$ cat flow/design.v
module mult32x32_fsm (
    input logic clk,               
    input logic reset,             
    input logic start,             
    output logic busy,             
    output logic [1:0] a_sel,      
    output logic b_sel,            
    output logic [2:0] shift_sel,  
    output logic upd_prod,         
    output logic clr_prod          
);
	typedef enum { idle, handle1, handle2, handle3, handle4, handle5, handle6, handle7, handle8} sm_type;
	sm_type current_state;
	sm_type next_state;
	always_ff @(posedge clk, posedge reset) begin
		if (reset== 1'b1) begin
			current_state <=idle;
		end
		else begin
			current_state <= next_state;
		end
	end
	always_comb begin
		next_state= current_state;
		busy=1'b1;
		upd_prod= 1'b1;
		clr_prod= 1'b0;
		a_sel= 2'b0;
		b_sel= 1'b0;
		shift_sel= 3'b0;
		case(current_state)
			idle: begin
				if(start== 1'b0) begin
					next_state=idle;
					busy=1'b0;
					upd_prod=1'b0;
				end
				else begin
					next_state=handle1;
					busy=1'b0;
					upd_prod=1'b0;
					clr_prod=1'b1;
				end
			end
			handle1: begin
				next_state= handle2;
				a_sel=2'b0;
				b_sel=1'b0;
				shift_sel=3'b0;
			end
			handle2: begin
				next_state= handle3;
				a_sel=2'b01;
				b_sel=1'b0;
				shift_sel=3'b001;
			end
			handle3: begin
				next_state= handle4;
				a_sel=2'b10;
				b_sel=1'b0;
				shift_sel=3'b010;
			end
			handle4: begin
				next_state= handle5;
				a_sel=2'b11;
				b_sel=1'b0;
				shift_sel=3'b011;
			end
			handle5: begin
				next_state= handle6;
				a_sel=2'b0;
				b_sel=1'b1;
				shift_sel=3'b010;
			end
			handle6: begin
				next_state= handle7;
				a_sel=2'b01;
				b_sel=1'b1;
				shift_sel=3'b011;
			end
			handle7: begin
				next_state= handle8;
				a_sel=2'b10;
				b_sel=1'b1;
				shift_sel=3'b100;
			end
			handle8: begin
				next_state= idle;
				a_sel=2'b11;
				b_sel=1'b1;
				shift_sel=3'b101;
			end
		endcase
	end
endmodule
module mult32x32_arith (
    input logic clk,              
    input logic reset,            
    input logic [31:0] a,         
    input logic [31:0] b,         
    input logic [1:0] a_sel,      
    input logic b_sel,            
    input logic [2:0] shift_sel,  
    input logic upd_prod,         
    input logic clr_prod,         
    output logic [63:0] product   
);
logic [15:0] out16;
logic [7:0] out8;
always_comb begin
	case(a_sel)
		2'b00: out8 = a[7:0];
		2'b01: out8 = a[15:8];
		2'b10: out8 = a[23:16];
		2'b11: out8 = a[31:24];
	endcase
end
always_comb begin
	case(b_sel)
		1'b0: out16 = b[15:0];
		1'b1: out16 = b[31:16];
	endcase
end
logic [23:0] mult;
always_comb begin
	mult = out16 * out8;
end
logic [63:0] shifted;
always_comb begin
	shifted = 64'b0;
	case(shift_sel)
		3'b000: shifted = mult;
		3'b001: shifted = mult << 8; 
		3'b010: shifted = mult << 16;
		3'b011: shifted = mult << 24;
		3'b100: shifted = mult << 32;
		3'b101: shifted = mult << 40;
	endcase
end
always_ff @(posedge clk, posedge reset) begin
	if(reset == 1'b1) begin 
		product <= 64'b0;
	end
	else begin
		if(clr_prod == 1'b1) begin
			product <= 64'b0;
		end
		else if (upd_prod == 1'b1) begin
			product <= product + shifted;
		end
	end
end
endmodule
module mult32x32 (
    input logic clk,             
    input logic reset,           
    input logic start,           
    input logic [31:0] a,        
    input logic [31:0] b,        
    output logic busy,           
    output logic [63:0] product  
);
logic [1:0] a_sel;
logic b_sel;
logic [2:0] shift_sel;
logic upd_prod;
logic clr_prod;
mult32x32_fsm fsm(
	.clk(clk),
	.reset(reset),
	.start(start),
	.busy(busy),
	.a_sel(a_sel),
	.b_sel(b_sel),
	.shift_sel(shift_sel),
	.upd_prod(upd_prod),
	.clr_prod(clr_prod)
);
mult32x32_arith arith(
	.clk(clk),
	.reset(reset),
	.a(a),
	.b(b),
	.a_sel(a_sel),
	.b_sel(b_sel),
	.shift_sel(shift_sel),
	.upd_prod(upd_prod),
	.clr_prod(clr_prod),
	.product(product)
);
endmodule
$ cat flow/run.sh
#!/bin/bash
# the make line also repeats each setting of config.mk as NAME=value (left out here)
make -C /OpenROAD-flow-scripts/flow DESIGN_CONFIG=/design/flow/config.mk WORK_HOME=/design/flow/orfs CLKGATE_MAP_FILE= finish
$ cat flow/constraint.sdc
create_clock -name core_clock -period 8.16 [get_ports {clk}]
set_input_delay 1.6320 -clock core_clock [delete_from_list [all_inputs] [get_ports {clk}]]
set_output_delay 1.6320 -clock core_clock [all_outputs]
set_load 0.01 [all_outputs]
$ cat flow/config.mk
export PLATFORM = sky130hd
export DESIGN_NAME = mult32x32
export DESIGN_NICKNAME = mult32x32
export VERILOG_FILES = /design/flow/design.v
export SDC_FILE = /design/flow/constraint.sdc
export NUM_CORES = 4
export LEC_CHECK = 0
export CAP_MARGIN = 20
export CORE_MARGIN = 2
export CORE_UTILIZATION = 58
export CTS_CLUSTER_DIAMETER = 376
export CTS_CLUSTER_SIZE = 45
export SLEW_MARGIN = 20
export TNS_END_PERCENT = 15
==> results of run 1 <==
[stage by stage]
| step | worst slack, ns | TNS [ns] |
|---|---|---|
| floorplan | -0.000814 | -0.000814 |
| global placement | -1.39 | -44.16 |
| detailed placement | -1.67 | -52.86 |
| CTS | -0.345 | -6.53 |
[repair_timing]
| action | in CTS |
|---|---|
| pin swaps | 148 |
| setup buffers | 65 |
| endpoints found under the setup margin | 47 |
| gates resized | 257 |
| cloned | 2 |
[routing by layer]
layer	GRT usage, %	overflow
met1	85.6	0
met2	98.7	115
met3	76.7	8
met4	93.7	103
met5	48.6	0
==> out/metrics.csv, run 1 <==
stage,metric,value,unit
cts,ctsHtreeMaxLevel,3,
global_routing,track_usage,87.4,%
die,initial_utilization,59.2,%
placed_design,dpl-instance-area,16100,um^2
die,die_area,21100,um^2
cts,cts_made_buffers,9,
logic_synthesis,synth_area,11600,um^2
logic_synthesis,async_flop_share,100,%
logic_synthesis,ys_sh_adder,26.3,%
die,die_h,145,um
die,fp.dieW,145,um
cts,cts-root-buf,clkbuf_16,
logic_synthesis,aoi_share,23.0,%
logic_synthesis,ys_chip_area,11600,um^2
logic_synthesis,largest_area_cell,dfrtp_1,
global_routing,grt-ovfl-total,226,
logic_synthesis,simple_gate_area_share,21.2,%
die,io_pins,132,
cts,clk_path_buf_depth,2,
logic_synthesis,top_cell_area_share,15.6,%
die,rows,51,
logic_synthesis,yosysWarnings,2,
placed_design,portBuffers,131,
placed_design,dp_hpwl,33400,um
logic_synthesis,ys_seq_share,15.8,%
logic_synthesis,yosys_cells,1490,
logic_synthesis,ys.flops,73,
logic_synthesis,postSynthAreaPerCell,7.76,um^2
logic_synthesis,mappedNetlistNets,1749,
logic_synthesis,synthTopCellsByCount,"nor2_1 (195), nand2_1 (153), inv_1 (128), ha_1 (107), o21ai_0 (105)",
logic_synthesis,ys_sh_xor,5.38,%
logic_synthesis,edf_count,0,
placed_design,gp_congestion,0.971,
logic_synthesis,synthCells,1490,
logic_synthesis,flop_cell,dfrtp_1,
cts,cts_hold_buf,0,
placed_design,dp.cells,2209,
logic_synthesis,top_cell,nor2_1,
cts,clkSinkCount,73,
logic_synthesis,yosysUniqueCellTypes,76,
logic_synthesis,ys_top_logic_family,adder cells,
status,haltStage,global routing,
die,core_area,19500,um^2
status,status,aborted with a tool error,
logic_synthesis,top_cells_by_area,"dfrtp_1 (16%), fa_1 (15%), ha_1 (12%)",
logic_synthesis,mux_share,1.95,%
status,tool.error,[ERROR GRT-0232] Routing congestion too high. Check the congestion heatmap in the GUI.,
==> inputs of run 2 (changes only) <==
- ABC_AREA: default -> 1
- CORE_UTILIZATION: 58 -> 64
- CTS_CLUSTER_DIAMETER: 376 -> 348
- CTS_CLUSTER_SIZE: 45 -> 98
- PLACE_DENSITY: default -> 0.39
- TNS_END_PERCENT: 15 -> 10
- clock period: 8.16 -> 7.75 ns (I/O delays scaled with it)
==> run 2 against run 1 <==
The run again fails in global routing. Die size rose by 1.0%. Synthesized area increased by 12%. Synthesized cell count grew 36%.
==> out/metrics.csv, run 2 <==
stage,metric,value,unit,change
logic_synthesis,mappedNetlistNets,2278,,was 1749
cts,ctsHtreeMaxLevel,3,,unchanged
logic_synthesis,async_flop_share,100,%,unchanged
logic_synthesis,synthTopCellsByCount,"nand2_1 (567), inv_1 (324), nor2_1 (283), a21oi_1 (113), ha_1 (107)",,"was nor2_1 (195), nand2_1 (153), inv_1 (128), ha_1 (107), o21ai_0 (105)"
logic_synthesis,synthCells,2019,,was 1490
logic_synthesis,aoi_share,14.5,%,was 23.0%
status,status,aborted with a tool error,,unchanged
global_routing,grt-ovfl-total,118,,
status,tool.error,[ERROR GRT-0116] Global routing finished with congestion. Check the congestion regions in the DRC Viewer.,,was [ERROR GRT-0232] Routing congestion too high. Check the congestion heatmap in the GUI.
logic_synthesis,ys_top_logic_family,simple AND/OR/NAND/NOR gates,,was adder cells
logic_synthesis,top_cell,nand2_1,,was nor2_1
die,initial_utilization,65.8,%,was 59.2%
logic_synthesis,edf_count,0,,unchanged
logic_synthesis,postSynthAreaPerCell,6.39,um^2,was 7.76 um^2
placed_design,dpl-instance-area,16400,um^2,was 16100 um^2
logic_synthesis,ys.flops,73,,unchanged
logic_synthesis,yosys_cells,2019,,was 1490
logic_synthesis,simple_gate_area_share,33.4,%,was 21.2%
logic_synthesis,ys_seq_share,14.2,%,was 15.8%
die,core_area,19600,um^2,was 19500 um^2
cts,cts_made_buffers,9,,unchanged
placed_design,gp_congestion,1.09,,was 0.971
logic_synthesis,mux_share,0.466,%,was 1.95%
logic_synthesis,yosysWarnings,2,,unchanged
placed_design,portBuffers,131,,unchanged
cts,cts-root-buf,clkbuf_16,,unchanged
die,rows,51,,unchanged
logic_synthesis,top_cells_by_area,"nand2_1 (17%), dfrtp_1 (14%), fa_1 (13%)",,"was dfrtp_1 (16%), fa_1 (15%), ha_1 (12%)"
placed_design,dp_hpwl,39200,um,was 33400 um
logic_synthesis,top_cell_area_share,16.5,%,was 15.6%
die,fp.dieW,146,um,was 145 um
cts,clk_path_buf_depth,2,,unchanged
logic_synthesis,ys_chip_area,12900,um^2,was 11600 um^2
global_routing,track_usage,77.7,%,
cts,cts_hold_buf,0,,unchanged
logic_synthesis,largest_area_cell,nand2_1,,was dfrtp_1
status,haltStage,global routing,,unchanged
logic_synthesis,flop_cell,dfrtp_1,,unchanged
die,die_h,146,um,was 145 um
logic_synthesis,synth_area,12900,um^2,was 11600 um^2
cts,clkSinkCount,73,,unchanged
logic_synthesis,ys_sh_xor,2.51,%,was 5.38%
die,die_area,21300,um^2,was 21100 um^2
die,io_pins,132,,unchanged
logic_synthesis,yosysUniqueCellTypes,55,,was 76
logic_synthesis,ys_sh_adder,23.6,%,was 26.3%
==> run 2: repair_timing <==
item	in CTS
setup endpoints to repair	53
cloned	1
pin swaps	159
resized	355
hold endpoints to repair	0
setup buffers	50
==> run 2: stage by stage <==
stage	cells	TNS, ns	worst slack, ns	hold slack, ns
after detailed placement	2657	-43.31	-0.968	0.364
after CTS	2723	-0.0297	-0.0209	0.387
after floorplan	2019	0	0.556	0.331
after global placement	2657	-35.95	-0.828	0.335
==> run 2: per-layer routing <==
layer  track usage [%]  GRT overflow
met1              75.1             4
met2              95.3            63
met3              64.4             1
met4              78.8            50
met5              29.8             0
==> inputs of run 3 (changes only) <==
- ABC_AREA: 1 -> default
- CORE_ASPECT_RATIO: default -> 1.7
- CORE_UTILIZATION: 64 -> 60
- CTS_CLUSTER_DIAMETER: 348 -> default
- CTS_CLUSTER_SIZE: 98 -> default
- MAX_ROUTING_LAYER: default -> met4
- MIN_ROUTING_LAYER: default -> met2
- PLACE_DENSITY: 0.39 -> default
- PLACE_DENSITY_LB_ADDON: default -> 0.25
- TNS_END_PERCENT: 10 -> default
- clock period: 7.75 -> 6.54 ns (I/O delays scaled with it)
==> run 3 against run 2 <==
Synthesized area shrank 10%. Die size shrank 4.1%. Synthesized cell count shrank 26%. The run again fails in global routing.
==> out/metrics.csv, run 3 <==
stage,metric,value,unit,change
logic_synthesis,synth_area,11600,um^2,was 12900 um^2
logic_synthesis,synthTopCellsByCount,"nor2_1 (195), nand2_1 (153), inv_1 (128), ha_1 (107), o21ai_0 (105)",,"was nand2_1 (567), inv_1 (324), nor2_1 (283), a21oi_1 (113), ha_1 (107)"
logic_synthesis,flop_cell,dfrtp_1,,unchanged
cts,cts_made_buffers,9,,unchanged
status,status,aborted with a tool error,,unchanged
logic_synthesis,yosysUniqueCellTypes,76,,was 55
logic_synthesis,mux_share,1.95,%,was 0.466%
die,core_area,19000,um^2,was 19600 um^2
cts,clk_path_buf_depth,2,,unchanged
die,initial_utilization,60.9,%,was 65.8%
logic_synthesis,aoi_share,23.0,%,was 14.5%
logic_synthesis,synthCells,1490,,was 2019
cts,clkSinkCount,73,,unchanged
logic_synthesis,largest_area_cell,dfrtp_1,,was nand2_1
logic_synthesis,ys_chip_area,11600,um^2,was 12900 um^2
logic_synthesis,ys_top_logic_family,adder cells,,was simple AND/OR/NAND/NOR gates
logic_synthesis,top_cell,nor2_1,,was nand2_1
die,io_pins,132,,unchanged
die,fp.dieW,110,um,was 146 um
status,tool.error,[ERROR GRT-0116] Global routing finished with congestion. Check the congestion regions in the DRC Viewer.,,unchanged
placed_design,gp_congestion,1.19,,was 1.09
global_routing,grt-ovfl-total,1545,,
cts,cts-root-buf,clkbuf_16,,unchanged
logic_synthesis,ys_seq_share,15.8,%,was 14.2%
logic_synthesis,ys_sh_xor,5.38,%,was 2.51%
logic_synthesis,mappedNetlistNets,1749,,was 2278
logic_synthesis,yosysWarnings,2,,unchanged
logic_synthesis,ys_sh_adder,26.3,%,was 23.6%
logic_synthesis,simple_gate_area_share,21.2,%,was 33.4%
logic_synthesis,edf_count,0,,unchanged
logic_synthesis,async_flop_share,100,%,unchanged
die,die_h,185,um,was 146 um
logic_synthesis,postSynthAreaPerCell,7.76,um^2,was 6.39 um^2
logic_synthesis,top_cell_area_share,15.6,%,was 16.5%
placed_design,portBuffers,131,,unchanged
cts,cts_hold_buf,0,,unchanged
cts,ctsHtreeMaxLevel,3,,unchanged
placed_design,dp_hpwl,37900,um,was 39200 um
status,haltStage,global routing,,unchanged
die,rows,66,,was 51
die,die_area,20400,um^2,was 21300 um^2
placed_design,dpl-instance-area,16600,um^2,was 16400 um^2
logic_synthesis,yosys_cells,1490,,was 2019
logic_synthesis,top_cells_by_area,"dfrtp_1 (16%), fa_1 (15%), ha_1 (12%)",,"was nand2_1 (17%), dfrtp_1 (14%), fa_1 (13%)"
logic_synthesis,ys.flops,73,,unchanged
global_routing,track_usage,114,%,
run 3: metrics by stage:
stage	utilization [%]	cells	hold WS, ns	worst slack [ns]
2_1_floorplan	-	1490	0.331	-1.23
3_3_place_gp	87.4	2196	0.336	-2.53
3_5_place_dp	87.4	2196	0.337	-2.73
4_1_cts	97.4	2289	0.361	-2.04
run 3: layer usage:
metal / track usage, % / GRT overflow
met5: - / -
met4: 112 / 339
met3: 112 / 457
met2: 117 / 749
met1: - / -
run 3: repair_timing:
item,CTS
buffers inserted,73
gates cloned,5
setup endpoints to repair,56
endpoints found under the hold margin,0
gates resized,256
pin swaps,154
==> inputs of run 4 (changes only) <==
- ABC_AREA: default -> 0
- CAP_MARGIN: 20 -> 25
- CORE_ASPECT_RATIO: 1.7 -> 1.08
- CORE_UTILIZATION: 60 -> 70
- CTS_CLUSTER_DIAMETER: default -> 206
- CTS_CLUSTER_SIZE: default -> 27
- GPL_TIMING_DRIVEN: default -> 1
- MAX_ROUTING_LAYER: met4 -> default
- MIN_ROUTING_LAYER: met2 -> default
- PLACE_DENSITY: default -> 0.65
- PLACE_DENSITY_LB_ADDON: 0.25 -> default
- SETUP_SLACK_MARGIN: default -> 1.37
- TNS_END_PERCENT: default -> 65
- clock period: 6.54 -> 9.45 ns (I/O delays scaled with it)
==> run 4 against run 3 <==
The run fails in clock tree synthesis. Die size is 14% lower. Synthesized area unchanged. Synthesized cell count stayed put.
==> out/metrics.csv, run 4 <==
stage,metric,value,unit,change
logic_synthesis,aoi_share,23.0,%,unchanged
logic_synthesis,edf_count,0,,unchanged
die,core_area,16100,um^2,was 19000 um^2
status,status,aborted with a tool error,,unchanged
die,initial_utilization,71.8,%,was 60.9%
logic_synthesis,ys_chip_area,11600,um^2,unchanged
die,io_pins,132,,unchanged
logic_synthesis,mappedNetlistNets,1749,,unchanged
logic_synthesis,ys_sh_adder,26.3,%,unchanged
placed_design,portBuffers,131,,unchanged
die,fp.dieW,128,um,was 110 um
logic_synthesis,largest_area_cell,dfrtp_1,,unchanged
placed_design,gp_congestion,1.04,,was 1.19
logic_synthesis,top_cells_by_area,"dfrtp_1 (16%), fa_1 (15%), ha_1 (12%)",,unchanged
logic_synthesis,flop_cell,dfrtp_1,,unchanged
logic_synthesis,ys_top_logic_family,adder cells,,unchanged
logic_synthesis,ys_seq_share,15.8,%,unchanged
placed_design,dp.cells,1931,,was 2196
logic_synthesis,simple_gate_area_share,21.2,%,unchanged
logic_synthesis,yosys_cells,1490,,unchanged
logic_synthesis,ys.flops,73,,unchanged
logic_synthesis,synthCells,1490,,unchanged
status,tool.error,"[ERROR DPL-0038] Utilization greater than 100%, impossible to legalize",,was [ERROR GRT-0116] Global routing finished with congestion. Check the congestion regions in the DRC Viewer.
logic_synthesis,yosysUniqueCellTypes,76,,unchanged
die,die_h,138,um,was 185 um
placed_design,dp_hpwl,34600,um,was 37900 um
die,die_area,17600,um^2,was 20400 um^2
logic_synthesis,synth_area,11600,um^2,unchanged
status,haltStage,clock tree synthesis,,was global routing
logic_synthesis,yosysWarnings,2,,unchanged
logic_synthesis,top_cell,nor2_1,,unchanged
logic_synthesis,async_flop_share,100,%,unchanged
die,rows,48,,was 66
logic_synthesis,top_cell_area_share,15.6,%,unchanged
logic_synthesis,synthTopCellsByCount,"nor2_1 (195), nand2_1 (153), inv_1 (128), ha_1 (107), o21ai_0 (105)",,unchanged
logic_synthesis,mux_share,1.95,%,unchanged
logic_synthesis,ys_sh_xor,5.38,%,unchanged
logic_synthesis,postSynthAreaPerCell,7.76,um^2,unchanged
[run 4: per-stage QoR]
step,worst slack (ns),setup TNS [ns],area [um^2]
floorplan,1.09,0,12100
global placement,0.00375,0,14700
detailed placement,-0.414,-7.84,14700
==> inputs of run 5 (changes only) <==
- ABC_AREA: 0 -> 1
- CAP_MARGIN: 25 -> 20
- CORE_ASPECT_RATIO: 1.08 -> default
- CORE_UTILIZATION: 70 -> 72
- CTS_CLUSTER_DIAMETER: 206 -> 370
- CTS_CLUSTER_SIZE: 27 -> 11
- GPL_TIMING_DRIVEN: 1 -> default
- PLACE_DENSITY: 0.65 -> default
- SETUP_SLACK_MARGIN: 1.37 -> 1.3
- TNS_END_PERCENT: 65 -> 10
- clock period: 9.45 -> 4.4 ns (I/O delays scaled with it)
==> run 5 against run 4 <==
The flow stops in detailed placement. Synthesized cell count up 36%. Synthesized area up 12%. Die size up 8.2%.
==> out/metrics.csv, run 5 <==
stage,metric,value,unit,change
status,status,aborted with a tool error,,unchanged
status,haltStage,detailed placement,,was clock tree synthesis
status,tool.error,[ERROR DPL-0033] detailed placement checks failed during check placement.,,"was [ERROR DPL-0038] Utilization greater than 100%, impossible to legalize"
logic_synthesis,synthTopCellsByCount,"nand2_1 (567), inv_1 (324), nor2_1 (283), a21oi_1 (113), ha_1 (107)",,"was nor2_1 (195), nand2_1 (153), inv_1 (128), ha_1 (107), o21ai_0 (105)"
logic_synthesis,postSynthAreaPerCell,6.39,um^2,was 7.76 um^2
logic_synthesis,ys_sh_xor,2.51,%,was 5.38%
logic_synthesis,top_cell,nand2_1,,was nor2_1
logic_synthesis,ys_seq_share,14.2,%,was 15.8%
logic_synthesis,mappedNetlistNets,2278,,was 1749
logic_synthesis,edf_count,0,,unchanged
logic_synthesis,mux_share,0.466,%,was 1.95%
die,core_area,17400,um^2,was 16100 um^2
logic_synthesis,ys_sh_adder,23.6,%,was 26.3%
logic_synthesis,flop_cell,dfrtp_1,,unchanged
placed_design,gp_congestion,1.14,,was 1.04
logic_synthesis,largest_area_cell,nand2_1,,was dfrtp_1
die,io_pins,132,,unchanged
logic_synthesis,ys.flops,73,,unchanged
die,die_h,138,um,about the same
logic_synthesis,synthCells,2019,,was 1490
die,initial_utilization,74.0,%,was 71.8%
logic_synthesis,synth_area,12900,um^2,was 11600 um^2
logic_synthesis,yosysUniqueCellTypes,55,,was 76
logic_synthesis,ys_top_logic_family,simple AND/OR/NAND/NOR gates,,was adder cells
logic_synthesis,simple_gate_area_share,33.4,%,was 21.2%
logic_synthesis,aoi_share,14.5,%,was 23.0%
logic_synthesis,yosysWarnings,2,,unchanged
logic_synthesis,top_cells_by_area,"nand2_1 (17%), dfrtp_1 (14%), fa_1 (13%)",,"was dfrtp_1 (16%), fa_1 (15%), ha_1 (12%)"
placed_design,portBuffers,131,,unchanged
logic_synthesis,top_cell_area_share,16.5,%,was 15.6%
die,die_area,19000,um^2,was 17600 um^2
die,fp.dieW,138,um,was 128 um
die,rows,48,,unchanged
logic_synthesis,yosys_cells,2019,,was 1490
logic_synthesis,ys_chip_area,12900,um^2,was 11600 um^2
logic_synthesis,async_flop_share,100,%,unchanged
-- run 5: stage by stage --
stage             worst slack (ns)  std cells
floorplan                    -1.89       2019
global placement             -3.24       2659
==> inputs of run 6 (changes only) <==
- ABC_AREA: 1 -> 0
- CAP_MARGIN: 20 -> 25
- CORE_ASPECT_RATIO: default -> 1.08
- CORE_UTILIZATION: 72 -> 66
- CTS_CLUSTER_DIAMETER: 370 -> 35
- CTS_CLUSTER_SIZE: 11 -> 80
- GPL_TIMING_DRIVEN: default -> 1
- SETUP_SLACK_MARGIN: 1.3 -> default
- TNS_END_PERCENT: 10 -> 95
- clock period: 4.4 -> 9.25 ns (I/O delays scaled with it)
==> run 6 against run 5 <==
The flow stops in global routing. Synthesized area decreased by 10%. Die size fell by 2.1%. Synthesized cell count decreased by 26%.
==> out/metrics.csv, run 6 <==
stage,metric,value,unit,change
logic_synthesis,mappedNetlistNets,1749,,was 2278
die,io_pins,132,,unchanged
logic_synthesis,yosys_cells,1490,,was 2019
logic_synthesis,largest_area_cell,dfrtp_1,,was nand2_1
status,status,aborted with a tool error,,unchanged
logic_synthesis,ys_sh_xor,5.38,%,was 2.51%
placed_design,dp_slack,-1.06,ns,
logic_synthesis,synth_area,11600,um^2,was 12900 um^2
logic_synthesis,synthTopCellsByCount,"nor2_1 (195), nand2_1 (153), inv_1 (128), ha_1 (107), o21ai_0 (105)",,"was nand2_1 (567), inv_1 (324), nor2_1 (283), a21oi_1 (113), ha_1 (107)"
logic_synthesis,postSynthAreaPerCell,7.76,um^2,was 6.39 um^2
logic_synthesis,aoi_share,23.0,%,was 14.5%
placed_design,dp.cells,2116,,
cts,cts-root-buf,clkbuf_16,,
cts,clkSinkCount,73,,
placed_design,dp_hpwl,35100,um,
logic_synthesis,yosysWarnings,2,,unchanged
global_routing,grt-ovfl-total,62,,
die,rows,50,,was 48
status,haltStage,global routing,,was detailed placement
cts,cts_made_buffers,9,,
cts,clk_path_buf_depth,2,,
logic_synthesis,async_flop_share,100,%,unchanged
logic_synthesis,mux_share,1.95,%,was 0.466%
placed_design,portBuffers,131,,unchanged
global_routing,track_usage,77.3,%,
die,initial_utilization,67.0,%,was 74.0%
logic_synthesis,ys_top_logic_family,adder cells,,was simple AND/OR/NAND/NOR gates
logic_synthesis,simple_gate_area_share,21.2,%,was 33.4%
logic_synthesis,ys_sh_adder,26.3,%,was 23.6%
logic_synthesis,flop_cell,dfrtp_1,,unchanged
die,core_area,17300,um^2,was 17400 um^2
status,tool.error,[ERROR GRT-0116] Global routing finished with congestion. Check the congestion regions in the DRC Viewer.,,was [ERROR DPL-0033] detailed placement checks failed during check placement.
logic_synthesis,yosysUniqueCellTypes,76,,was 55
die,die_h,142,um,was 138 um
cts,ctsHtreeMaxLevel,3,,
logic_synthesis,ys_seq_share,15.8,%,was 14.2%
logic_synthesis,top_cell_area_share,15.6,%,was 16.5%
logic_synthesis,top_cells_by_area,"dfrtp_1 (16%), fa_1 (15%), ha_1 (12%)",,"was nand2_1 (17%), dfrtp_1 (14%), fa_1 (13%)"
die,fp.dieW,131,um,was 138 um
logic_synthesis,top_cell,nor2_1,,was nand2_1
logic_synthesis,ys.flops,73,,unchanged
logic_synthesis,edf_count,0,,unchanged
logic_synthesis,synthCells,1490,,was 2019
placed_design,gp_congestion,0.990,,was 1.14
die,die_area,18600,um^2,was 19000 um^2
logic_synthesis,ys_chip_area,11600,um^2,was 12900 um^2
-- run 6: per-stage QoR --
stage               TNS (ns)  instance area, um^2  util (%)
detailed placement    -32.35                15400      89.1
CTS                        0                16500      95.3
global placement      -22.18                15400      89.1
floorplan                  0                11600         -
-- run 6: metal layers --
layer / global-route usage [%] / overflow
met5: 17.7 / 0
met1: 75.2 / 1
met3: 60.0 / 0
met2: 96.6 / 17
met4: 83.0 / 44
-- run 6: timing repair --
item                       4_1_cts
setup buffers                   30
setup endpoints to repair       43
pin swaps                       66
gates resized                  110
hold buffers                     0
==> inputs of run 7 (changes only) <==
- ABC_AREA: 0 -> 1
- CORE_UTILIZATION: 66 -> 57
- CTS_CLUSTER_DIAMETER: 35 -> 55
- CTS_CLUSTER_SIZE: 80 -> 44
- PLACE_DENSITY: default -> 0.74
- TNS_END_PERCENT: 95 -> 5
- clock period: 9.25 -> 6.51 ns (I/O delays scaled with it)
==> run 7 against run 6 <==
The run again fails in global routing. Synthesized area grew 12%. Die size grew 28%. Synthesized cell count grew 36%.
==> out/metrics.csv, run 7 <==
stage,metric,value,unit,change
logic_synthesis,ys_sh_xor,2.51,%,was 5.38%
status,haltStage,global routing,,unchanged
global_routing,grt-ovfl-total,395,,
die,die_h,160,um,was 142 um
die,io_pins,132,,unchanged
logic_synthesis,edf_count,0,,unchanged
logic_synthesis,ys_seq_share,14.2,%,was 15.8%
die,die_area,23800,um^2,was 18600 um^2
logic_synthesis,async_flop_share,100,%,unchanged
die,initial_utilization,57.8,%,was 67.0%
logic_synthesis,yosysWarnings,2,,unchanged
logic_synthesis,top_cell_area_share,16.5,%,was 15.6%
cts,cts-root-buf,clkbuf_16,,unchanged
logic_synthesis,postSynthAreaPerCell,6.39,um^2,was 7.76 um^2
logic_synthesis,mappedNetlistNets,2278,,was 1749
logic_synthesis,ys_sh_adder,23.6,%,was 26.3%
global_routing,track_usage,85.6,%,
logic_synthesis,yosysUniqueCellTypes,55,,was 76
logic_synthesis,synthTopCellsByCount,"nand2_1 (567), inv_1 (324), nor2_1 (283), a21oi_1 (113), ha_1 (107)",,"was nor2_1 (195), nand2_1 (153), inv_1 (128), ha_1 (107), o21ai_0 (105)"
logic_synthesis,top_cells_by_area,"nand2_1 (17%), dfrtp_1 (14%), fa_1 (13%)",,"was dfrtp_1 (16%), fa_1 (15%), ha_1 (12%)"
status,status,aborted with a tool error,,unchanged
die,core_area,22300,um^2,was 17300 um^2
logic_synthesis,aoi_share,14.5,%,was 23.0%
logic_synthesis,ys_top_logic_family,simple AND/OR/NAND/NOR gates,,was adder cells
logic_synthesis,ys_chip_area,12900,um^2,was 11600 um^2
cts,ctsHtreeMaxLevel,3,,unchanged
logic_synthesis,flop_cell,dfrtp_1,,unchanged
logic_synthesis,synth_area,12900,um^2,was 11600 um^2
cts,clkSinkCount,73,,unchanged
placed_design,dp_hpwl,42200,um,was 35100 um
placed_design,dpl-instance-area,17300,um^2,was 15400 um^2
logic_synthesis,largest_area_cell,nand2_1,,was dfrtp_1
logic_synthesis,top_cell,nand2_1,,was nor2_1
logic_synthesis,synthCells,2019,,was 1490
placed_design,dp.cells,2744,,was 2116
cts,clk_path_buf_depth,2,,unchanged
placed_design,gp_congestion,1.04,,was 0.990
placed_design,portBuffers,131,,unchanged
die,fp.dieW,149,um,was 131 um
die,rows,57,,was 50
logic_synthesis,ys.flops,73,,unchanged
logic_synthesis,simple_gate_area_share,33.4,%,was 21.2%
cts,cts_made_buffers,9,,unchanged
logic_synthesis,yosys_cells,2019,,was 1490
logic_synthesis,mux_share,0.466,%,was 1.95%
status,tool.error,[ERROR GRT-0232] Routing congestion too high. Check the congestion heatmap in the GUI.,,was [ERROR GRT-0116] Global routing finished with congestion. Check the congestion regions in the DRC Viewer.
[run 7: routing by layer]
layer,GRT usage (%),GRT overflow
met5,36.0,0
met3,72.2,4
met4,90.4,145
met1,84.1,1
met2,99.8,245
[run 7: stage by stage]
stage	worst slack, ns	setup TNS (ns)	util, %
after floorplan	-0.200	-5.12	-
after global placement	-1.85	-77.36	77.5
after detailed placement	-1.98	-84.18	77.5
after CTS	-0.764	-36.84	85.9
[run 7: repair_timing]
item / CTS
cloned: 3
hold buffers: 0
pin swaps: 123
endpoints found under the hold margin: 0
setup buffers: 42
setup endpoints to repair: 57
gates resized: 327
==> inputs of run 8 (changes only) <==
- ABC_AREA: 1 -> default
- CAP_MARGIN: 25 -> 20
- CORE_ASPECT_RATIO: 1.08 -> default
- CORE_UTILIZATION: 57 -> 58
- CTS_CLUSTER_DIAMETER: 55 -> 34
- CTS_CLUSTER_SIZE: 44 -> default
- GPL_TIMING_DRIVEN: 1 -> default
- PLACE_DENSITY: 0.74 -> default
- TNS_END_PERCENT: 5 -> default
- clock period: 6.51 -> 8.69 ns (I/O delays scaled with it)
==> run 8 against run 7 <==
The flow again stops in global routing. Die size down 12%. Synthesized area down 10%. Synthesized cell count down 26%.
==> out/metrics.csv, run 8 <==
stage,metric,value,unit,change
die,fp.dieW,145,um,was 149 um
placed_design,portBuffers,131,,unchanged
logic_synthesis,edf_count,0,,unchanged
logic_synthesis,ys.flops,73,,unchanged
placed_design,dp_hpwl,32500,um,was 42200 um
logic_synthesis,flop_cell,dfrtp_1,,unchanged
global_routing,grt-ovfl-total,224,,
cts,clkSinkCount,73,,unchanged
placed_design,dp.cells,2200,,was 2744
cts,cts_hold_buf,0,,unchanged
logic_synthesis,ys_sh_adder,26.3,%,was 23.6%
cts,clk_path_buf_depth,2,,unchanged
status,tool.error,[ERROR GRT-0232] Routing congestion too high. Check the congestion heatmap in the GUI.,,unchanged
logic_synthesis,largest_area_cell,dfrtp_1,,was nand2_1
logic_synthesis,mux_share,1.95,%,was 0.466%
logic_synthesis,ys_sh_xor,5.38,%,was 2.51%
logic_synthesis,top_cell_area_share,15.6,%,was 16.5%
logic_synthesis,yosysWarnings,2,,unchanged
logic_synthesis,ys_chip_area,11600,um^2,was 12900 um^2
die,io_pins,132,,unchanged
logic_synthesis,top_cells_by_area,"dfrtp_1 (16%), fa_1 (15%), ha_1 (12%)",,"was nand2_1 (17%), dfrtp_1 (14%), fa_1 (13%)"
cts,cts_made_buffers,9,,unchanged
die,die_h,145,um,was 160 um
logic_synthesis,yosys_cells,1490,,was 2019
cts,ctsHtreeMaxLevel,3,,unchanged
die,die_area,21100,um^2,was 23800 um^2
logic_synthesis,simple_gate_area_share,21.2,%,was 33.4%
status,status,aborted with a tool error,,unchanged
logic_synthesis,yosysUniqueCellTypes,76,,was 55
placed_design,gp_congestion,0.996,,was 1.04
logic_synthesis,synthTopCellsByCount,"nor2_1 (195), nand2_1 (153), inv_1 (128), ha_1 (107), o21ai_0 (105)",,"was nand2_1 (567), inv_1 (324), nor2_1 (283), a21oi_1 (113), ha_1 (107)"
die,rows,51,,was 57
cts,cts-root-buf,clkbuf_16,,unchanged
logic_synthesis,mappedNetlistNets,1749,,was 2278
die,core_area,19500,um^2,was 22300 um^2
logic_synthesis,async_flop_share,100,%,unchanged
logic_synthesis,synthCells,1490,,was 2019
status,haltStage,global routing,,unchanged
logic_synthesis,ys_top_logic_family,adder cells,,was simple AND/OR/NAND/NOR gates
logic_synthesis,top_cell,nor2_1,,was nand2_1
logic_synthesis,aoi_share,23.0,%,was 14.5%
logic_synthesis,synth_area,11600,um^2,was 12900 um^2
die,initial_utilization,59.2,%,was 57.8%
global_routing,track_usage,80.7,%,
logic_synthesis,postSynthAreaPerCell,7.76,um^2,was 6.39 um^2
logic_synthesis,ys_seq_share,15.8,%,was 14.2%
[run 8: timing repair]
| item | 4_1_cts |
|---|---|
| setup buffers | 49 |
| gates resized | 226 |
| endpoints found under the setup margin | 44 |
| cloned | 1 |
| pin swaps | 134 |
[run 8: routing by layer]
layer	overflow	global-route usage, %
met5	0	20.0
met4	100	88.6
met3	1	62.4
met2	116	97.6
met1	7	79.9
[run 8: stage by stage]
stage	setup slack (ns)	area, um^2
floorplan	0.00818	11600
global placement	-1.09	15900
detailed placement	-1.26	15900
CTS	0.00489	17400
==> inputs of run 9 (changes only) <==
- ABC_AREA: default -> 0
- CAP_MARGIN: 20 -> 25
- CORE_ASPECT_RATIO: default -> 1.08
- CORE_UTILIZATION: 58 -> 57
- CTS_CLUSTER_DIAMETER: 34 -> 35
- CTS_CLUSTER_SIZE: default -> 80
- GPL_TIMING_DRIVEN: default -> 1
- TNS_END_PERCENT: default -> 5
- clock period: 8.69 -> 6.61 ns (I/O delays scaled with it)
==> run 9 against run 8 <==
The layout now fails its checks (negative setup slack). Synthesized area did not move. Die size rose by 1.7%. Synthesized cell count did not move.
==> out/metrics.csv, run 9 <==
stage,metric,value,unit,change
placed_design,portBuffers,131,,unchanged
die,core_area,20100,um^2,was 19500 um^2
routing,vias,14565,,
logic_synthesis,ys_seq_share,15.8,%,unchanged
setup_path,critPathTopFamily,adder cells,,
sta,slew_headroom,39.1,%,
logic_synthesis,ys_top_logic_family,adder cells,,unchanged
logic_synthesis,simple_gate_area_share,21.2,%,unchanged
setup_path,arrival,9.31,ns,
setup_path,critPathCapture,arith.product[63]$_DFFE_PP0P_,,
setup_path,path_common_cell,fa_1,,
logic_synthesis,yosysUniqueCellTypes,76,,unchanged
routing,routed_wl,48800,um,
die,die_area,21400,um^2,was 21100 um^2
cts,cts_hold_buf,0,,unchanged
setup_path,r2r_setup_slack,-2.32,ns,
hold_path,hold_depth,0,,
routing,wl_per_cell,21.5,um,
cts,cts_tree,built,,
logic_synthesis,synthTopCellsByCount,"nor2_1 (195), nand2_1 (153), inv_1 (128), ha_1 (107), o21ai_0 (105)",,unchanged
logic_synthesis,synth_area,11600,um^2,unchanged
setup_path,regToRegEndpoint,arith.product[63]$_DFFE_PP0P_,,
hold_path,hold_end,fsm.current_state[3]$_DFF_PP0_,,
sta,rsz0062_at_grt,true,,
routing,route.detailed.drc,0,,
sta,fmax,0.110,GHz,
die,fp.dieW,141,um,was 145 um
cts,clkSinkCount,73,,unchanged
flow_run,max_cap_viol_count,0,,
sta,hold_viol,0,,
cts,clk_path_buf_depth,2,,unchanged
die,die_h,152,um,was 145 um
logic_synthesis,ys_sh_xor,5.38,%,unchanged
cts,clkTransAtPathRegs,0.07,ns,
cts,ctsHtreeMaxLevel,3,,unchanged
placed_design,dpl-instance-area,16500,um^2,was 15900 um^2
hold_path,min_path_type,register to register,,
setup_path,cp_num_cells,36,,
placed_design,dp.cells,2216,,was 2200
logic_synthesis,mappedNetlistNets,1749,,unchanged
die,initial_utilization,57.6,%,was 59.2%
die,rows,54,,was 51
setup_path,max_stage_delay,0.57,ns,
global_routing,grt_pass1_wl,73800,um,
logic_synthesis,flop_cell,dfrtp_1,,unchanged
logic_synthesis,yosysWarnings,2,,unchanged
sta,tightest_slew,0.914,ns,
global_routing,grt_max_degree,86,,
sta,slew_violations,0,,
setup_path,crit_start,a[31],,
global_routing,grt-ovfl-total,0,,
sta,whs,0.364,ns,
sta,skew,0.0107,ns,
logic_synthesis,mux_share,1.95,%,unchanged
setup_path,path_class,input pin to register,,
sta,fin_crit_sh,137,%,
setup_path,reg2reg_depth,36,,
cells_and_area,nets,2274,,
sta,finalSetupViolCount,57,,
logic_synthesis,yosys_cells,1490,,unchanged
global_routing,track_usage,42.9,%,
global_routing,antenna_found_initial,0,,
cells_and_area,areaGrowthSynthToFinish,54.4,%,
status,status,finished with violations,,was aborted with a tool error
setup_path,cp-end-kind,register,,
logic_synthesis,ys.flops,73,,unchanged
logic_synthesis,ys_chip_area,11600,um^2,unchanged
setup_path,reg2reg_from,fsm.current_state[3]$_DFF_PP0_,,
routing,firstDrtPassIters,8,,
routing,antenna_cells,0,,
cts,cts_made_buffers,9,,unchanged
setup_path,cp-start-kind,input pin,,
logic_synthesis,async_flop_share,100,%,unchanged
flow_run,warnings,31,,
logic_synthesis,ys_sh_adder,26.3,%,unchanged
global_routing,grt_pass1_vias,14605,,
logic_synthesis,aoi_share,23.0,%,unchanged
setup_path,cp.required,6.85,ns,
die,io_pins,132,,unchanged
placed_design,dp_hpwl,33500,um,was 32500 um
sta,fin_crit,9.08,ns,
placed_design,gp_congestion,0.993,,was 0.996
setup_path,cp_slowest_cell,fa_1,,
cells_and_area,utilization,88.9,%,
logic_synthesis,largest_area_cell,dfrtp_1,,unchanged
setup_path,cp_num_buf_inv,8,,
setup_path,cp_max_fo,9,,
cts,clkLatencyLatePin,0.36,ns,
sta,setup_slack,-2.47,ns,
logic_synthesis,top_cell_area_share,15.6,%,unchanged
hold_path,hold_path.startpoint,fsm.current_state[5]$_DFF_PP0_,,
cts,cts-root-buf,clkbuf_16,,unchanged
routing,ant_nets,0,,
routing,routed_via_density,6.41,,
status,violations,negative setup slack,,
cells_and_area,finalInstanceArea,17800,um^2,
logic_synthesis,synthCells,1490,,unchanged
routing,drtIter0Drc,1558,,
logic_synthesis,top_cell,nor2_1,,unchanged
logic_synthesis,postSynthAreaPerCell,7.76,um^2,unchanged
logic_synthesis,edf_count,0,,unchanged
logic_synthesis,top_cells_by_area,"dfrtp_1 (16%), fa_1 (15%), ha_1 (12%)",,unchanged
cells_and_area,finalNonFillerCells,2271,,
-- run 9: through the flow --
stage | setup TNS (ns) | worst slack [ns]
2_1_floorplan | -39.36 | -1.18
3_3_place_gp | -104.34 | -2.42
3_5_place_dp | -114.36 | -2.58
4_1_cts | -75.82 | -1.91
5_1_grt | -121.35 | -2.85
6_report | -101.82 | -2.47
-- run 9: what timing repair did --
item                       4_1_cts  5_1_grt
gates resized                   87       72
pin swaps                       43       63
buffers inserted                21       20
setup endpoints to repair       55       57
-- run 9: area by class of cell --
type / instances / area [um^2]
inverter: 129 / 484
clock buffer: 12 / 246
tap: 252 / 315
fill: 987 / 2220
timing repair buffer: 579 / 4830
clock inverter: 3 / 17.5
sequential: 73 / 1830
multi-input combinational: 1223 / 10100
-- run 9: routing by layer --
metal | vias to the layer above | routed length, um | global-route usage [%]
li1 | 6252 | - | -
met1 | 6956 | 17300 | 51.7
met2 | 1031 | 23200 | 72.6
met3 | 326 | 4690 | 7.78
met4 | 0 | 3590 | 23.5
met5 | - | 0 | 0
==> inputs of run 10 (changes only) <==
- ABC_AREA: 0 -> default
- CAP_MARGIN: 25 -> 20
- CORE_ASPECT_RATIO: 1.08 -> default
- CORE_UTILIZATION: 57 -> 58
- CTS_CLUSTER_DIAMETER: 35 -> 40
- CTS_CLUSTER_SIZE: 80 -> default
- GPL_TIMING_DRIVEN: 1 -> default
- TNS_END_PERCENT: 5 -> 15
- clock period: 6.61 -> 8.57 ns (I/O delays scaled with it)
==> run 10 against run 9 <==
The flow now stops in global routing. Synthesized area stayed put. Die size down 1.7%. Synthesized cell count unchanged.
==> out/metrics.csv, run 10 <==
stage,metric,value,unit,change
status,status,aborted with a tool error,,was finished with violations
status,haltStage,global routing,,
status,tool.error,[ERROR GRT-0232] Routing congestion too high. Check the congestion heatmap in the GUI.,,
logic_synthesis,ys_sh_xor,5.38,%,unchanged
logic_synthesis,synth_area,11600,um^2,unchanged
logic_synthesis,top_cells_by_area,"dfrtp_1 (16%), fa_1 (15%), ha_1 (12%)",,unchanged
global_routing,grt-ovfl-total,2760,,
logic_synthesis,aoi_share,23.0,%,unchanged
cts,clkSinkCount,73,,unchanged
die,die_area,21100,um^2,was 21400 um^2
logic_synthesis,mux_share,1.95,%,unchanged
logic_synthesis,async_flop_share,100,%,unchanged
logic_synthesis,synthTopCellsByCount,"nor2_1 (195), nand2_1 (153), inv_1 (128), ha_1 (107), o21ai_0 (105)",,unchanged
global_routing,track_usage,108,%,
logic_synthesis,ys.flops,73,,unchanged
die,die_h,145,um,was 152 um
logic_synthesis,yosysUniqueCellTypes,76,,unchanged
cts,cts_hold_buf,0,,unchanged
placed_design,dp_hpwl,32600,um,was 33500 um
placed_design,gp_congestion,0.987,,was 0.993
die,rows,51,,was 54
logic_synthesis,postSynthAreaPerCell,7.76,um^2,unchanged
placed_design,dpl-instance-area,16000,um^2,was 16500 um^2
logic_synthesis,flop_cell,dfrtp_1,,unchanged
die,io_pins,132,,unchanged
logic_synthesis,mappedNetlistNets,1749,,unchanged
logic_synthesis,ys_top_logic_family,adder cells,,unchanged
logic_synthesis,ys_chip_area,11600,um^2,unchanged
cts,cts-root-buf,clkbuf_16,,unchanged
cts,cts_made_buffers,9,,unchanged
placed_design,portBuffers,131,,unchanged
logic_synthesis,top_cell,nor2_1,,unchanged
die,fp.dieW,145,um,was 141 um
logic_synthesis,edf_count,0,,unchanged
cts,ctsHtreeMaxLevel,3,,unchanged
logic_synthesis,synthCells,1490,,unchanged
die,initial_utilization,59.2,%,was 57.6%
die,core_area,19500,um^2,was 20100 um^2
logic_synthesis,simple_gate_area_share,21.2,%,unchanged
logic_synthesis,top_cell_area_share,15.6,%,unchanged
logic_synthesis,yosysWarnings,2,,unchanged
logic_synthesis,yosys_cells,1490,,unchanged
logic_synthesis,ys_sh_adder,26.3,%,unchanged
logic_synthesis,largest_area_cell,dfrtp_1,,unchanged
cts,clk_path_buf_depth,2,,unchanged
logic_synthesis,ys_seq_share,15.8,%,unchanged
==> run 10: through the flow <==
stage | setup slack, ns | cells
floorplan | 0.0168 | 1490
global placement | -1.17 | 2204
detailed placement | -1.32 | 2204
CTS | 0.00605 | 2281
==> run 10: per-layer routing <==
layer / GRT usage, % / GRT overflow
met5: 44.3 / 0
met2: 149 / 2153
met3: 79.9 / 20
met4: 122 / 571
met1: 91.8 / 16
==> run 10: timing repair <==
| item | CTS |
|---|---|
| gates resized | 291 |
| endpoints found under the setup margin | 47 |
| pin swaps | 186 |
| cloned | 0 |
| endpoints found under the hold margin | 0 |
| setup buffers | 65 |
==> inputs of run 11 (changes only) <==
- ABC_AREA: default -> 1
- CORE_UTILIZATION: 58 -> 72
- CTS_CLUSTER_DIAMETER: 40 -> 46
- CTS_CLUSTER_SIZE: default -> 41
- PLACE_DENSITY_LB_ADDON: default -> 0.26
- SETUP_SLACK_MARGIN: default -> -0.56
- TNS_END_PERCENT: 15 -> 5
- clock period: 8.57 -> 7.69 ns (I/O delays scaled with it)
==> run 11 against run 10 <==
The flow stops in clock tree synthesis. Synthesized area increased by 12%. Die size decreased by 9.9%. Synthesized cell count increased by 36%.
==> out/metrics.csv, run 11 <==
stage,metric,value,unit,change
logic_synthesis,edf_count,0,,unchanged
logic_synthesis,mux_share,0.466,%,was 1.95%
logic_synthesis,ys_seq_share,14.2,%,was 15.8%
logic_synthesis,postSynthAreaPerCell,6.39,um^2,was 7.76 um^2
logic_synthesis,top_cells_by_area,"nand2_1 (17%), dfrtp_1 (14%), fa_1 (13%)",,"was dfrtp_1 (16%), fa_1 (15%), ha_1 (12%)"
logic_synthesis,async_flop_share,100,%,unchanged
logic_synthesis,flop_cell,dfrtp_1,,unchanged
die,core_area,17400,um^2,was 19500 um^2
logic_synthesis,aoi_share,14.5,%,was 23.0%
logic_synthesis,synthCells,2019,,was 1490
logic_synthesis,yosys_cells,2019,,was 1490
die,fp.dieW,138,um,was 145 um
logic_synthesis,synth_area,12900,um^2,was 11600 um^2
placed_design,dpl-instance-area,16200,um^2,was 16000 um^2
logic_synthesis,top_cell,nand2_1,,was nor2_1
logic_synthesis,mappedNetlistNets,2278,,was 1749
logic_synthesis,ys_sh_xor,2.51,%,was 5.38%
die,io_pins,132,,unchanged
die,die_area,19000,um^2,was 21100 um^2
logic_synthesis,synthTopCellsByCount,"nand2_1 (567), inv_1 (324), nor2_1 (283), a21oi_1 (113), ha_1 (107)",,"was nor2_1 (195), nand2_1 (153), inv_1 (128), ha_1 (107), o21ai_0 (105)"
logic_synthesis,ys.flops,73,,unchanged
placed_design,dp_slack,-1.22,ns,was -1.32 ns
status,tool.error,[ERROR DPL-0033] detailed placement checks failed during check placement.,,was [ERROR GRT-0232] Routing congestion too high. Check the congestion heatmap in the GUI.
die,rows,48,,was 51
die,initial_utilization,74.0,%,was 59.2%
placed_design,gp_congestion,1.21,,was 0.987
logic_synthesis,top_cell_area_share,16.5,%,was 15.6%
logic_synthesis,yosysWarnings,2,,unchanged
placed_design,portBuffers,131,,unchanged
logic_synthesis,simple_gate_area_share,33.4,%,was 21.2%
logic_synthesis,largest_area_cell,nand2_1,,was dfrtp_1
logic_synthesis,yosysUniqueCellTypes,55,,was 76
status,haltStage,clock tree synthesis,,was global routing
die,die_h,138,um,was 145 um
logic_synthesis,ys_sh_adder,23.6,%,was 26.3%
placed_design,dp_hpwl,43200,um,was 32600 um
logic_synthesis,ys_top_logic_family,simple AND/OR/NAND/NOR gates,,was adder cells
logic_synthesis,ys_chip_area,12900,um^2,was 11600 um^2
status,status,aborted with a tool error,,unchanged
[run 11: stage by stage]
step                cells  util (%)  hold slack (ns)
detailed placement   2598      93.1            0.347
global placement     2598      93.1            0.334
floorplan            2019         -            0.331
==> inputs of run 12 (changes only) <==
- ABC_AREA: 1 -> 0
- CELL_PAD_IN_SITES_GLOBAL_PLACEMENT: default -> 0
- CORE_MARGIN: 2 -> 4
- CORE_UTILIZATION: 72 -> 62
- CTS_CLUSTER_DIAMETER: 46 -> 382
- CTS_CLUSTER_SIZE: 41 -> default
- GPL_ROUTABILITY_DRIVEN: default -> 0
- HOLD_SLACK_MARGIN: default -> 0.1
- MAX_ROUTING_LAYER: default -> met5
- PLACE_DENSITY_LB_ADDON: 0.26 -> default
- SETUP_SLACK_MARGIN: -0.56 -> default
- SLEW_MARGIN: 20 -> 25
- TNS_END_PERCENT: 5 -> 50
- clock period: 7.69 -> 8.56 ns (I/O delays scaled with it)
==> run 12 against run 11 <==
The flow stops in global routing. Die size up 10%. Synthesized area down 10%. Synthesized cell count down 26%.
==> out/metrics.csv, run 12 <==
stage,metric,value,unit,change
cts,ctsHtreeMaxLevel,3,,
logic_synthesis,ys_sh_xor,5.38,%,was 2.51%
logic_synthesis,mappedNetlistNets,1749,,was 2278
logic_synthesis,aoi_share,23.0,%,was 14.5%
logic_synthesis,ys_top_logic_family,adder cells,,was simple AND/OR/NAND/NOR gates
placed_design,portBuffers,131,,unchanged
die,die_h,145,um,was 138 um
cts,clk_path_buf_depth,2,,
die,die_area,20900,um^2,was 19000 um^2
logic_synthesis,flop_cell,dfrtp_1,,unchanged
logic_synthesis,ys_seq_share,15.8,%,was 14.2%
logic_synthesis,yosysWarnings,2,,unchanged
placed_design,dp_hpwl,32600,um,was 43200 um
status,haltStage,global routing,,was clock tree synthesis
cts,cts_hold_buf,0,,
cts,clkSinkCount,73,,
logic_synthesis,top_cells_by_area,"dfrtp_1 (16%), fa_1 (15%), ha_1 (12%)",,"was nand2_1 (17%), dfrtp_1 (14%), fa_1 (13%)"
logic_synthesis,ys.flops,73,,unchanged
logic_synthesis,ys_chip_area,11600,um^2,was 12900 um^2
cts,cts-root-buf,clkbuf_16,,
logic_synthesis,postSynthAreaPerCell,7.76,um^2,was 6.39 um^2
logic_synthesis,simple_gate_area_share,21.2,%,was 33.4%
logic_synthesis,top_cell,nor2_1,,was nand2_1
die,fp.dieW,145,um,was 138 um
cts,cts_made_buffers,9,,
global_routing,track_usage,76.2,%,
logic_synthesis,synth_area,11600,um^2,was 12900 um^2
logic_synthesis,yosysUniqueCellTypes,76,,was 55
logic_synthesis,mux_share,1.95,%,was 0.466%
die,rows,49,,was 48
logic_synthesis,largest_area_cell,dfrtp_1,,was nand2_1
logic_synthesis,async_flop_share,100,%,unchanged
die,core_area,18100,um^2,was 17400 um^2
logic_synthesis,yosys_cells,1490,,was 2019
placed_design,dpl-instance-area,15800,um^2,was 16200 um^2
die,io_pins,132,,unchanged
logic_synthesis,edf_count,0,,unchanged
status,status,aborted with a tool error,,unchanged
logic_synthesis,synthCells,1490,,was 2019
logic_synthesis,ys_sh_adder,26.3,%,was 23.6%
logic_synthesis,top_cell_area_share,15.6,%,was 16.5%
global_routing,grt-ovfl-total,123,,
die,initial_utilization,63.7,%,was 74.0%
status,tool.error,[ERROR GRT-0116] Global routing finished with congestion. Check the congestion regions in the DRC Viewer.,,was [ERROR DPL-0033] detailed placement checks failed during check placement.
logic_synthesis,synthTopCellsByCount,"nor2_1 (195), nand2_1 (153), inv_1 (128), ha_1 (107), o21ai_0 (105)",,"was nand2_1 (567), inv_1 (324), nor2_1 (283), a21oi_1 (113), ha_1 (107)"
[run 12: through the flow]
| step | cells | setup slack [ns] | hold WS [ns] |
|---|---|---|---|
| floorplan | 1490 | 0.00880 | 0.331 |
| global placement | 2156 | -1.20 | 0.338 |
| detailed placement | 2156 | -1.45 | 0.349 |
| CTS | 2237 | -0.0453 | 0.363 |
[run 12: routing by layer]
metal,overflow,GRT usage [%]
met1,2,73.8
met3,0,61.3
met4,51,79.2
met5,1,25.6
met2,69,93.5
[run 12: repair_timing]
item,4_1_cts
endpoints found under the setup margin,48
endpoints found under the hold margin,0
gates resized,327
pin swaps,175
buffers inserted,68
==> inputs of run 13 (changes only) <==
- CAP_MARGIN: 20 -> 25
- CELL_PAD_IN_SITES_GLOBAL_PLACEMENT: 0 -> default
- CORE_ASPECT_RATIO: default -> 1.08
- CORE_MARGIN: 4 -> 2
- CORE_UTILIZATION: 62 -> 72
- CTS_CLUSTER_DIAMETER: 382 -> 381
- CTS_CLUSTER_SIZE: default -> 44
- GPL_ROUTABILITY_DRIVEN: 0 -> default
- GPL_TIMING_DRIVEN: default -> 1
- HOLD_SLACK_MARGIN: 0.1 -> default
- MAX_ROUTING_LAYER: met5 -> default
- PLACE_DENSITY: default -> 0.74
- SETUP_SLACK_MARGIN: default -> -0.81
- SLEW_MARGIN: 25 -> 20
- TNS_END_PERCENT: 50 -> 5
- clock period: 8.56 -> 8.63 ns (I/O delays scaled with it)
==> run 13 against run 12 <==
The run fails in detailed placement. Synthesized cell count stayed put. Synthesized area stayed put. Die size is 18% lower.
==> out/metrics.csv, run 13 <==
stage,metric,value,unit,change
logic_synthesis,synth_area,11600,um^2,unchanged
status,status,aborted with a tool error,,unchanged
logic_synthesis,ys_top_logic_family,adder cells,,unchanged
logic_synthesis,top_cell,nor2_1,,unchanged
logic_synthesis,edf_count,0,,unchanged
logic_synthesis,ys_chip_area,11600,um^2,unchanged
die,die_area,17100,um^2,was 20900 um^2
logic_synthesis,ys_sh_xor,5.38,%,unchanged
die,io_pins,132,,unchanged
die,initial_utilization,72.9,%,was 63.7%
die,die_h,136,um,was 145 um
status,haltStage,detailed placement,,was global routing
status,tool.error,[ERROR DPL-0033] detailed placement checks failed during check placement.,,was [ERROR GRT-0116] Global routing finished with congestion. Check the congestion regions in the DRC Viewer.
logic_synthesis,async_flop_share,100,%,unchanged
logic_synthesis,ys_sh_adder,26.3,%,unchanged
logic_synthesis,top_cell_area_share,15.6,%,unchanged
die,rows,48,,was 49
logic_synthesis,top_cells_by_area,"dfrtp_1 (16%), fa_1 (15%), ha_1 (12%)",,unchanged
placed_design,gp_congestion,1.06,,
logic_synthesis,mux_share,1.95,%,unchanged
logic_synthesis,ys.flops,73,,unchanged
die,fp.dieW,126,um,was 145 um
logic_synthesis,yosysUniqueCellTypes,76,,unchanged
logic_synthesis,simple_gate_area_share,21.2,%,unchanged
logic_synthesis,aoi_share,23.0,%,unchanged
logic_synthesis,synthCells,1490,,unchanged
logic_synthesis,largest_area_cell,dfrtp_1,,unchanged
logic_synthesis,postSynthAreaPerCell,7.76,um^2,unchanged
logic_synthesis,synthTopCellsByCount,"nor2_1 (195), nand2_1 (153), inv_1 (128), ha_1 (107), o21ai_0 (105)",,unchanged
placed_design,portBuffers,131,,unchanged
logic_synthesis,ys_seq_share,15.8,%,unchanged
logic_synthesis,flop_cell,dfrtp_1,,unchanged
logic_synthesis,mappedNetlistNets,1749,,unchanged
die,core_area,15900,um^2,was 18100 um^2
logic_synthesis,yosys_cells,1490,,unchanged
logic_synthesis,yosysWarnings,2,,unchanged
run 13: per-stage QoR:
stage | setup WS (ns) | hold WS (ns) | cells | setup TNS, ns
2_1_floorplan | -0.335 | 0.331 | 1490 | -4.07
3_3_place_gp | -1.15 | 0.338 | 2104 | -36.15
==> inputs of run 14 (changes only) <==
- CORE_UTILIZATION: 72 -> 68
- CTS_CLUSTER_DIAMETER: 381 -> 76
- CTS_CLUSTER_SIZE: 44 -> 36
- PLACE_DENSITY: 0.74 -> 0.62
- SETUP_SLACK_MARGIN: -0.81 -> default
- clock period: 8.63 -> 8.4 ns (I/O delays scaled with it)
==> run 14 against run 13 <==
The run fails in clock tree synthesis. Die size grew 5.7%. Synthesized area is the same. Synthesized cell count is the same.
==> out/metrics.csv, run 14 <==
stage,metric,value,unit,change
status,status,aborted with a tool error,,unchanged
status,haltStage,clock tree synthesis,,was detailed placement
status,tool.error,"[ERROR DPL-0038] Utilization greater than 100%, impossible to legalize",,was [ERROR DPL-0033] detailed placement checks failed during check placement.
logic_synthesis,aoi_share,23.0,%,unchanged
logic_synthesis,simple_gate_area_share,21.2,%,unchanged
logic_synthesis,top_cell_area_share,15.6,%,unchanged
placed_design,portBuffers,131,,unchanged
logic_synthesis,ys_sh_xor,5.38,%,unchanged
logic_synthesis,async_flop_share,100,%,unchanged
logic_synthesis,ys_chip_area,11600,um^2,unchanged
die,io_pins,132,,unchanged
logic_synthesis,flop_cell,dfrtp_1,,unchanged
logic_synthesis,postSynthAreaPerCell,7.76,um^2,unchanged
logic_synthesis,ys_sh_adder,26.3,%,unchanged
logic_synthesis,edf_count,0,,unchanged
logic_synthesis,yosysUniqueCellTypes,76,,unchanged
die,fp.dieW,129,um,was 126 um
die,die_h,140,um,was 136 um
placed_design,dp_hpwl,39900,um,
logic_synthesis,synthTopCellsByCount,"nor2_1 (195), nand2_1 (153), inv_1 (128), ha_1 (107), o21ai_0 (105)",,unchanged
logic_synthesis,yosys_cells,1490,,unchanged
logic_synthesis,top_cell,nor2_1,,unchanged
placed_design,dp_slack,-1.57,ns,
placed_design,gp_congestion,1.02,,was 1.06
logic_synthesis,largest_area_cell,dfrtp_1,,unchanged
die,initial_utilization,69.3,%,was 72.9%
logic_synthesis,top_cells_by_area,"dfrtp_1 (16%), fa_1 (15%), ha_1 (12%)",,unchanged
logic_synthesis,ys_top_logic_family,adder cells,,unchanged
logic_synthesis,yosysWarnings,2,,unchanged
die,core_area,16700,um^2,was 15900 um^2
logic_synthesis,synth_area,11600,um^2,unchanged
logic_synthesis,ys_seq_share,15.8,%,unchanged
die,rows,49,,was 48
logic_synthesis,ys.flops,73,,unchanged
logic_synthesis,mappedNetlistNets,1749,,unchanged
die,die_area,18100,um^2,was 17100 um^2
placed_design,dp.cells,2155,,
logic_synthesis,synthCells,1490,,unchanged
logic_synthesis,mux_share,1.95,%,unchanged
## run 14: stage by stage
step	instance area (um^2)
3_5_place_dp	15900
3_3_place_gp	15900
2_1_floorplan	11700
==> inputs of run 15 (changes only) <==
- CAP_MARGIN: 25 -> 40
- CELL_PAD_IN_SITES_GLOBAL_PLACEMENT: default -> 1
- CORE_ASPECT_RATIO: 1.08 -> 0.73
- CORE_UTILIZATION: 68 -> 48
- CTS_CLUSTER_DIAMETER: 76 -> 280
- CTS_CLUSTER_SIZE: 36 -> 27
- MAX_ROUTING_LAYER: default -> met4
- PLACE_DENSITY: 0.62 -> 0.74
- SLEW_MARGIN: 20 -> 30
- TNS_END_PERCENT: 5 -> 15
- clock period: 8.4 -> 8.29 ns (I/O delays scaled with it)
==> run 15 against run 14 <==
Now fails the layout checks on negative setup slack. Synthesized area unchanged. Synthesized cell count is the same. Die size grew 40%.
==> out/metrics.csv, run 15 <==
stage,metric,value,unit,change
status,status,finished with violations,,was aborted with a tool error
status,violations,negative setup slack,,
die,die_area,25400,um^2,was 18100 um^2
cells_and_area,finalNonFillerCells,2373,,
cts,clk_path_buf_depth,2,,
logic_synthesis,top_cell_area_share,15.6,%,unchanged
global_routing,antenna_found_initial,1,,
cts,clkSinkCount,73,,
hold_path,hold_depth,0,,
placed_design,dp_hpwl,32800,um,was 39900 um
setup_path,cp_max_fo,7,,
setup_path,cp_num_cells,34,,
routing,drtIter0Drc,1043,,
setup_path,critPathTopFamily,adder cells,,
sta,fin_crit,8.70,ns,
hold_path,min_path_type,register to register,,
logic_synthesis,yosys_cells,1490,,unchanged
logic_synthesis,yosysWarnings,2,,unchanged
die,rows,48,,was 49
logic_synthesis,simple_gate_area_share,21.2,%,unchanged
placed_design,dpl-instance-area,16200,um^2,was 15900 um^2
cts,clkLatencyLatePin,0.36,ns,
sta,fin_crit_sh,105,%,
global_routing,grt_pass1_vias,12723,,
placed_design,portBuffers,131,,unchanged
routing,route.detailed.drc,0,,
setup_path,cp_num_buf_inv,6,,
routing,vias,13452,,
logic_synthesis,synthTopCellsByCount,"nor2_1 (195), nand2_1 (153), inv_1 (128), ha_1 (107), o21ai_0 (105)",,unchanged
setup_path,cp_slowest_cell,fa_1,,
cts,cts_made_buffers,9,,
logic_synthesis,postSynthAreaPerCell,7.76,um^2,unchanged
logic_synthesis,top_cell,nor2_1,,unchanged
cts,cts_tree,built,,
setup_path,critPathCapture,arith.product[52]$_DFFE_PP0P_,,
sta,tightest_slew,0.901,ns,
logic_synthesis,ys_top_logic_family,adder cells,,unchanged
routing,routed_via_density,5.67,,
cts,cts-root-buf,clkbuf_16,,
global_routing,track_usage,34.9,%,
global_routing,grt_max_degree,86,,
sta,whs,0.398,ns,
routing,firstDrtPassIters,5,,
setup_path,cp-start-kind,input pin,,
logic_synthesis,mappedNetlistNets,1749,,unchanged
global_routing,grt_pass1_wl,67300,um,
cells_and_area,finalInstanceArea,18400,um^2,
hold_path,hold_end,fsm.current_state[3]$_DFF_PP0_,,
sta,setup_slack,-0.409,ns,
sta,fmax,0.115,GHz,
die,fp.dieW,186,um,was 129 um
die,initial_utilization,48.9,%,was 69.3%
sta,slew_headroom,39.8,%,
hold_path,hold_path.startpoint,fsm.current_state[5]$_DFF_PP0_,,
logic_synthesis,ys_chip_area,11600,um^2,unchanged
setup_path,reg2reg_depth,35,,
logic_synthesis,ys_sh_adder,26.3,%,unchanged
setup_path,max_stage_delay,0.53,ns,
logic_synthesis,mux_share,1.95,%,unchanged
cts,cts_hold_buf,0,,
die,die_h,137,um,was 140 um
cells_and_area,nets,2300,,
logic_synthesis,async_flop_share,100,%,unchanged
logic_synthesis,ys.flops,73,,unchanged
flow_run,warnings,30,,
setup_path,r2r_setup_slack,-0.23,ns,
die,io_pins,132,,unchanged
setup_path,arrival,8.95,ns,
sta,slew_violations,0,,
setup_path,cp.required,8.54,ns,
logic_synthesis,largest_area_cell,dfrtp_1,,unchanged
sta,fin_tns_setup,-9.00,ns,
logic_synthesis,edf_count,0,,unchanged
placed_design,dp.cells,2271,,was 2155
sta,skew,0.0112,ns,
cts,clkTransAtPathRegs,0.07,ns,
logic_synthesis,flop_cell,dfrtp_1,,unchanged
die,core_area,23700,um^2,was 16700 um^2
logic_synthesis,ys_seq_share,15.8,%,unchanged
logic_synthesis,synth_area,11600,um^2,unchanged
global_routing,grt-ovfl-total,0,,
placed_design,dp_slack,-1.52,ns,was -1.57 ns
setup_path,regToRegEndpoint,arith.product[52]$_DFFE_PP0P_,,
cts,ctsHtreeMaxLevel,3,,
routing,ant_nets,0,,
cells_and_area,areaGrowthSynthToFinish,59.3,%,
sta,hold_viol,0,,
logic_synthesis,synthCells,1490,,unchanged
placed_design,gp_congestion,0.961,,was 1.02
logic_synthesis,top_cells_by_area,"dfrtp_1 (16%), fa_1 (15%), ha_1 (12%)",,unchanged
flow_run,max_cap_viol_count,0,,
setup_path,cp-end-kind,register,,
setup_path,path_class,input pin to register,,
logic_synthesis,aoi_share,23.0,%,unchanged
setup_path,reg2reg_from,fsm.current_state[4]$_DFF_PP0_,,
routing,routed_wl,44000,um,
sta,finalSetupViolCount,34,,
logic_synthesis,yosysUniqueCellTypes,76,,unchanged
setup_path,crit_start,a[12],,
logic_synthesis,ys_sh_xor,5.38,%,unchanged
sta,rsz0062_at_grt,true,,
routing,wl_per_cell,18.5,um,
## run 15: through the flow
| step | util, % |
|---|---|
| after global routing | 77.8 |
| after floorplan | - |
| after detailed placement | 68.5 |
| after global placement | 68.4 |
| after CTS | 75.5 |
| final | 77.8 |
## run 15: layout make-up
| type | count | area (um^2) |
|---|---|---|
| Clock inverter | 5 | 103 |
| Timing Repair Buffer | 605 | 4960 |
| Tap cell | 325 | 407 |
| Fill cell | 1762 | 5250 |
| Sequential cell | 73 | 1830 |
| Clock buffer | 11 | 243 |
| Antenna cell | 2 | 5.00 |
| Inverter | 129 | 484 |
| Multi-Input combinational cell | 1223 | 10400 |
## run 15: per-layer routing
layer  GRT usage (%)  routed length [um]  up-vias
met5               -                   0        -
met4            6.56                 631        0
met3            6.95                3800       59
met2            51.0               19400      547
met1            50.3               20100     6547
li1                -                   -     6299
## run 15: repair_timing
| item | 4_1_cts | 5_1_grt |
|---|---|---|
| pin swaps | 144 | 102 |
| setup buffers | 62 | 21 |
| gates resized | 251 | 105 |
| setup endpoints to repair | 44 | 42 |
